Setup of red:
Design scr_search, start of the top module:
module scr_search(clk,rst,start,R_fixed,angle1,adder,error,X,Y,done
    );
clock: 6.58 ns
lec_check: 0
cap_margin: 20
cell_pad_in_sites_detail_placement: 0
cell_pad_in_sites_global_placement: 2
core_aspect_ratio: 1.8
core_margin: 2
core_utilization: 32
gpl_routability_driven: 0
max_routing_layer: met5
place_density_lb_addon: 0.04
setup_slack_margin: 0.17
slew_margin: 0
run.sh (not shown) runs the stock make flow with config.mk's settings and CLKGATE_MAP_FILE=.
The flow ended early for red: it failed with a tool error in 5_1_grt.
Setup changes, red to blue
- CORE_ASPECT_RATIO: 1.8 -> unset
- CELL_PAD_IN_SITES_DETAIL_PLACEMENT: 0 -> unset
- SLEW_MARGIN: 0 -> 20
- MAX_ROUTING_LAYER: met5 -> unset
- SETUP_SLACK_MARGIN: 0.17 -> unset
- CORE_UTILIZATION: 32 -> 10
- PLACE_DENSITY_LB_ADDON: 0.04 -> unset
- CELL_PAD_IN_SITES_GLOBAL_PLACEMENT: 2 -> unset
- PLACE_DENSITY: unset -> 0.45
- GPL_ROUTABILITY_DRIVEN: 0 -> unset
- the clock period (ns, I/O delays scaled along): 6.58 -> 15.7
Notes after the runs:
blue: flow completed, timing, DRC and antenna clean
From red to blue, area share of fa/ha/maj cells after synthesis did not move at all.
For chip area in the Yosys report, red and blue come out practically identical.
Compared blue against red; total standard cell area after synthesis within noise.
Compared with red, blue shows a higher area of the core region.
blue ended up with a higher area of the die than red did.
Against red, blue reports a post-place setup slack that is higher.

* * *

scr_search again, from the RTL that the note above started with.
export LEC_CHECK = 0
export CAP_MARGIN = 20
export CORE_MARGIN = 2
export CORE_UTILIZATION = 62
export CTS_CLUSTER_DIAMETER = 398
export CTS_CLUSTER_SIZE = 98
export PLACE_DENSITY = 0.35
export SLEW_MARGIN = 20
create_clock -name core_clock -period 5.77 [get_ports {clk}]
The first run stopped in clock tree synthesis, error DPL-0038.
Rerun with:
--- a/flow/config.mk
+++ b/flow/config.mk
@@ -9,6 +9,4 @@
 export CORE_MARGIN = 2
-export CORE_UTILIZATION = 62
-export CTS_CLUSTER_DIAMETER = 398
-export CTS_CLUSTER_SIZE = 98
-export PLACE_DENSITY = 0.35
+export CORE_UTILIZATION = 44
+export PLACE_DENSITY = 0.45
 export SLEW_MARGIN = 20
==> flow/constraint.sdc (replaced) <==
create_clock -name core_clock -period 6.41 [get_ports {clk}]
set_input_delay 1.2820 -clock core_clock [delete_from_list [all_inputs] [get_ports {clk}]]
set_output_delay 1.2820 -clock core_clock [all_outputs]
set_load 0.01 [all_outputs]
What happened: With this change the flow aborted during global routing with GRT-0232. Area after synthesis is unchanged. Die size climbs by about 40%. Synthesized cell count stays the same.
Rerun with:
--- a/flow/config.mk
+++ b/flow/config.mk
@@ -9,3 +9,3 @@
 export CORE_MARGIN = 2
-export CORE_UTILIZATION = 44
+export CORE_UTILIZATION = 25
 export PLACE_DENSITY = 0.45
==> flow/constraint.sdc (replaced) <==
create_clock -name core_clock -period 15.6 [get_ports {clk}]
set_input_delay 3.1200 -clock core_clock [delete_from_list [all_inputs] [get_ports {clk}]]
set_output_delay 3.1200 -clock core_clock [all_outputs]
set_load 0.01 [all_outputs]
Now the flow ran to the end with no violations.
Die area rises by well over a third.
Area after synthesis does not change.
Synthesized cell count stays the same.

* * *

Setup of run A:
Starting RTL as in the previous note.
Settings: LEC_CHECK=0, CAP_MARGIN=5, CELL_PAD_IN_SITES_DETAIL_PLACEMENT=2, CELL_PAD_IN_SITES_GLOBAL_PLACEMENT=1, CORE_ASPECT_RATIO=1.37, CORE_MARGIN=2, CORE_UTILIZATION=40, GPL_TIMING_DRIVEN=1, MAX_ROUTING_LAYER=met4, PLACE_DENSITY=0.75, SETUP_SLACK_MARGIN=-0.83, SLEW_MARGIN=0, TNS_END_PERCENT=45; clock period 12.0 ns.
Run A: it failed during global routing, and the tool reported GRT-0116.
> inputs changed (run A -> run B)
# run A
export LEC_CHECK = 0
export CAP_MARGIN = 5
export CELL_PAD_IN_SITES_DETAIL_PLACEMENT = 2
export CELL_PAD_IN_SITES_GLOBAL_PLACEMENT = 1
export CORE_ASPECT_RATIO = 1.37
export CORE_MARGIN = 2
export CORE_UTILIZATION = 40
export GPL_TIMING_DRIVEN = 1
export MAX_ROUTING_LAYER = met4
export PLACE_DENSITY = 0.75
export SETUP_SLACK_MARGIN = -0.83
export SLEW_MARGIN = 0
export TNS_END_PERCENT = 45
create_clock -name core_clock -period 12.0 [get_ports {clk}]
# run B
export LEC_CHECK = 0
export CAP_MARGIN = 20
export CORE_MARGIN = 2
export CORE_UTILIZATION = 25
export PLACE_DENSITY = 0.45
export SLEW_MARGIN = 20
create_clock -name core_clock -period 12.0 [get_ports {clk}]
Notes after the runs:
The final layout from run B, which completed every stage, passed the timing, DRC and antenna checks at the end of the flow. From run A to run B, post-cts hold-fix buffer tally did not move at all. Die area | run B > run A. Run B does better than run A on detailed-placement wirelength estimate.
--- input diff run B..run C ---
# run B
export LEC_CHECK = 0
export CAP_MARGIN = 20
export CORE_MARGIN = 2
export CORE_UTILIZATION = 25
export PLACE_DENSITY = 0.45
export SLEW_MARGIN = 20
create_clock -name core_clock -period 12.0 [get_ports {clk}]
# run C
export LEC_CHECK = 0
export CAP_MARGIN = 20
export CORE_MARGIN = 2
export CORE_UTILIZATION = 22
export PLACE_DENSITY = 0.45
export SLEW_MARGIN = 20
create_clock -name core_clock -period 12.1 [get_ports {clk}]
==> results <==
Changes observed in run C relative to run B: minimum clock period went up by 0.27 ns; placed wire-length estimate after detailed placement went down by about 12%; non-clock buffer share of cell area went down by 1.4 points; met1 global-route usage went down by 11 points. Going from run B to run C, post-route cell area shrinks by about 0.8%. In the final design statistics, run C uses more standard cells in total than run B. Going from run B to run C, the via count was found to have gone up by 87. Compared with run B, in run C total chip power went down; pin count of the biggest net entering global routing now smaller; via count normalized by instance count has decreased; cell count along the critical path went down 1.
Here is what was changed in the inputs of run D compared with run C.
# run C
export LEC_CHECK = 0
export CAP_MARGIN = 20
export CORE_MARGIN = 2
export CORE_UTILIZATION = 22
export PLACE_DENSITY = 0.45
export SLEW_MARGIN = 20
create_clock -name core_clock -period 12.1 [get_ports {clk}]
# run D
export LEC_CHECK = 0
export ABC_AREA = 1
export CAP_MARGIN = 20
export CORE_MARGIN = 2
export CORE_UTILIZATION = 64
export PLACE_DENSITY = 0.45
export SLEW_MARGIN = 20
create_clock -name core_clock -period 2.63 [get_ports {clk}]
Notes after the runs:
No final results exist for run D, since it was stopped by error DPL-0038 during detailed placement. Run D ends up with a adder-cell area share of the yosys netlist that is 0.31 points higher than in run C. Run D against run C; chip area estimate from yosys synthesis is down by a few percent. Compared with run C, run D shows share of the core filled by cells before placement higher by 43 points. Number of standard cells after synthesis: run D > run C. Number of buffers added on ports: run D vs run C identical.
Power and IR drop assume default switching activity.
